## CLOCK_TOP
module CLOCK_TOP( 
	   SEG0, SEG1, SEG2, SEG3, SEG4, SEG5, SEG6, SEG7, LED, BUZ_OUT,
	   CLK50M, KEY1, KEY2, KEY3, SW0, SW1, SW2, SW3, SW4, SW5, KNOCK,
	   SENSOR, ROT_A, ROT_B
	   );
Size in the first run: about 89 I/O pins.
Settings: LEC_CHECK=0, ABC_AREA=1, CAP_MARGIN=20, CORE_MARGIN=2, CORE_UTILIZATION=72, CTS_CLUSTER_SIZE=100, SLEW_MARGIN=20; clock period 4.62 ns.
run.sh (not shown) runs the stock make flow with config.mk's settings and CLKGATE_MAP_FILE=.
The starting point passed the timing, design-rule and antenna checks.
Next try:
ABC_AREA = not set   (was 1)
CORE_ASPECT_RATIO = 0.89   (was not set)
CTS_CLUSTER_DIAMETER = 28   (was not set)
CTS_CLUSTER_SIZE = 15   (was 100)
PLACE_DENSITY_LB_ADDON = 0.27   (was not set)
SETUP_SLACK_MARGIN = 0.67   (was not set)
Final cell count came out lower by 22%.
Total power came out higher by 37%.
Worst hold slack degrades by 7.4 ps.
Wire length came out higher by 8.6%.
Fmax came out higher by 9.6%.
Area after synthesis came out lower by 7.6%.
Setup slack improves by 380 ps.
Sequential power is about the same.
Sequential share of layout area came out higher by 0.71 points.
Next try:
HOLD_SLACK_MARGIN = -0.09   (was not set)
SETUP_SLACK_MARGIN = 1.31   (was 0.67)
Outcome:
- Now the flow aborted during 5_1_grt, error ODB-0269
- synthesized area is unchanged
- die area stays the same
- synthesized cell count stays the same
Next try:
ABC_AREA = 0   (was not set)
CORE_ASPECT_RATIO = not set   (was 0.89)
CTS_CLUSTER_DIAMETER = not set   (was 28)
CTS_CLUSTER_SIZE = 14   (was 15)
HOLD_SLACK_MARGIN = not set   (was -0.09)
PLACE_DENSITY_LB_ADDON = 0.16   (was 0.27)
Now the flow ran to the end with no violations.
Synthesized area does not change.
Synthesized cell count is unchanged.
Die area barely changes.

========
## the reference run
Starting RTL as in the previous note.
Settings: LEC_CHECK=0, CAP_MARGIN=20, CORE_MARGIN=2, CORE_UTILIZATION=72, CTS_CLUSTER_DIAMETER=28, PLACE_DENSITY_LB_ADDON=0.27, SETUP_SLACK_MARGIN=0.67, SLEW_MARGIN=20; clock period 4.62 ns.
Changes in the trial run relative to the reference run:
- swapping 20 for 0 in CAP_MARGIN
- clearing PLACE_DENSITY_LB_ADDON, which used to be 0.27
- swapping 0.67 for 0.68 in SETUP_SLACK_MARGIN
- putting CTS_CLUSTER_SIZE at 11 where nothing was set
- swapping 28 for 397 in CTS_CLUSTER_DIAMETER
- putting ABC_AREA at 1 where nothing was set
- putting HOLD_SLACK_MARGIN at 0.3 where nothing was set
--- outcome ---
| wire length of the first global-routing pass | lower: the trial run |
Final instance area delta (the trial run -> the reference run): insignificant
Looking at relative contribution of combinational cells to total power, the trial run sits above the reference run.

========
## job 411
CLOCK_TOP again, from the RTL that the note above started with.
==> flow/config.mk <==
export PLATFORM = sky130hd
export DESIGN_NAME = CLOCK_TOP
export DESIGN_NICKNAME = CLOCK_TOP
export VERILOG_FILES = /design/flow/design.v
export SDC_FILE = /design/flow/constraint.sdc
export NUM_CORES = 4
export LEC_CHECK = 0
export ABC_AREA = 1
export CAP_MARGIN = 20
export CELL_PAD_IN_SITES_DETAIL_PLACEMENT = 1
export CORE_ASPECT_RATIO = 1.02
export CORE_MARGIN = 9
export CORE_UTILIZATION = 32
export CTS_CLUSTER_SIZE = 62
export GPL_ROUTABILITY_DRIVEN = 0
export MAX_ROUTING_LAYER = met5
export PLACE_DENSITY = 0.82
export SETUP_SLACK_MARGIN = 0.53
export SLEW_MARGIN = 20
export TNS_END_PERCENT = 50
==> flow/constraint.sdc <==
create_clock -name core_clock -period 8.28 [get_ports {CLK50M}]
set_input_delay 1.6560 -clock core_clock [delete_from_list [all_inputs] [get_ports {CLK50M}]]
set_output_delay 1.6560 -clock core_clock [all_outputs]
set_load 0.01 [all_outputs]
The following lists how job 5263 was set up differently from job 411:
Settings: a deleted MAX_ROUTING_LAYER that had been met5; a deleted ABC_AREA that had been 1; a deleted GPL_ROUTABILITY_DRIVEN that had been 0; a deleted CTS_CLUSTER_SIZE that had been 62; a change of CORE_UTILIZATION from 32 to 61; a deleted CELL_PAD_IN_SITES_DETAIL_PLACEMENT that had been 1; a deleted CORE_ASPECT_RATIO that had been 1.02; a deleted SETUP_SLACK_MARGIN that had been 0.53; a change of CORE_MARGIN from 9 to 2; a deleted PLACE_DENSITY that had been 0.82; a deleted TNS_END_PERCENT that had been 50; a change of the clock period (ns, I/O delays scaled along) from 8.28 to 8.5.
[summary]
The combinational power of job 5263 is lower than that of job 411. Going from job 411 to job 5263, power per unit of standard cell area shows an increase of about 8%; sequential share of layout area now larger; internal power summed over all cells saw an increase; required time of the worst setup path now sits higher; cell count now sits lower. Changes observed in job 5263 relative to job 411: power share of the clock group grew by 0.3 points; total power shrank by about 1.8%.
#### Input delta (job 3529 over job 5263)
Settings: CORE_UTILIZATION changed from 61 to 9; the clock period (ns, I/O delays scaled along) changed from 8.5 to 30.1.
## What came out
- Relative to job 5263, the slew at the pin closest to its max-slew limit of job 3529 is higher by 57 ps.
- Highest ir drop seen on vdd delta for job 3529 relative to job 5263: about 80% lower
- Re critical path depth: job 3529 and job 5263 aren't equal, and the lower value belongs to job 3529.
- Job 3529 ended with more signed area change from the synthesized netlist to the final layout than job 5263.
- Compared with job 5263, job 3529 shows routed wire length higher by 11000 um.
- Job 3529 ended with every stage complete and zero timing, DRC or antenna violations.

========
Starting RTL as in the previous note.
clock: 10.4 ns
lec_check: 0
abc_area: 1
cap_margin: 30
core_margin: 9
core_utilization: 72
cts_cluster_size: 52
max_routing_layer: met4
min_routing_layer: met1
place_density_lb_addon: 0.01
setup_slack_margin: 3.09
slew_margin: 30
tns_end_percent: 5
Rerun with:
ABC_AREA = 0   (was 1)
CORE_MARGIN = 2   (was 9)
CTS_CLUSTER_SIZE = 80   (was 52)
SETUP_SLACK_MARGIN = 1.34   (was 3.09)
SLEW_MARGIN = 20   (was 30)
TNS_END_PERCENT = 65   (was 5)
clock period = 4.62 ns   (was 10.4 ns; I/O delays follow)
Result: Non-clock buffer count is higher by 94; setup slack is worse by 3.3 ns; global-route usage is higher by 6.6 points; count of clock-buffer cells in the layout is lower by 3; wire length is higher by a few percent.
Rerun with:
CAP_MARGIN = 20   (was 30)
CTS_CLUSTER_DIAMETER = 27   (was default)
CTS_CLUSTER_SIZE = 14   (was 80)
MAX_ROUTING_LAYER = default   (was met4)
MIN_ROUTING_LAYER = default   (was met1)
PLACE_DENSITY_LB_ADDON = 0.16   (was 0.01)
SETUP_SLACK_MARGIN = 1.31   (was 1.34)
TNS_END_PERCENT = default   (was 65)
Outcome: Synthesized area stays the same. Flip-flop count does not change. Via count went up by 16%. Worst setup slack degrades by 0.16 ns. Register-to-register slack loses 0.58 ns. Wire length increases by 34%. Clock power went up by 92%. Final cell count rises by 2.9%.
Rerun with:
ABC_AREA = 1   (was 0)
CAP_MARGIN = 0   (was 20)
CTS_CLUSTER_DIAMETER = 317   (was 27)
GPL_ROUTABILITY_DRIVEN = 0   (was default)
PLACE_DENSITY_LB_ADDON = 0.02   (was 0.16)
SETUP_SLACK_MARGIN = 1.15   (was 1.31)
Effect:
- sequential power is about the same
- die size goes up by 8.1%
- clock power goes down by about 60%
- fmax goes down by about 0.6%
- global-route usage goes down by 10 points
Rerun with:
ABC_AREA = 0   (was 1)
CAP_MARGIN = 20   (was 0)
CTS_CLUSTER_DIAMETER = 195   (was 317)
GPL_ROUTABILITY_DRIVEN = default   (was 0)
PLACE_DENSITY_LB_ADDON = 0.16   (was 0.02)
SETUP_SLACK_MARGIN = 1.31   (was 1.15)
TNS_END_PERCENT = 5   (was default)
Final area shrinks by 9.3%.
Synthesized cell count shrinks by about 25%.
Clock skew barely changes.
Die area shrinks by 7.5%.
Synthesized area shrinks by about 8%.
Rerun with:
ABC_AREA = default   (was 0)
CORE_ASPECT_RATIO = 0.89   (was default)
CTS_CLUSTER_DIAMETER = 28   (was 195)
CTS_CLUSTER_SIZE = 15   (was 14)
HOLD_SLACK_MARGIN = -0.09   (was default)
PLACE_DENSITY = 0.35   (was default)
PLACE_DENSITY_LB_ADDON = default   (was 0.16)
SETUP_SLACK_MARGIN = 1.24   (was 1.31)
TNS_END_PERCENT = default   (was 5)
=> Power came out higher by 67%; die size is about the same; routed wire length came out higher by 17%.
No activity file was given, so power comes from the tool's default toggle rates.
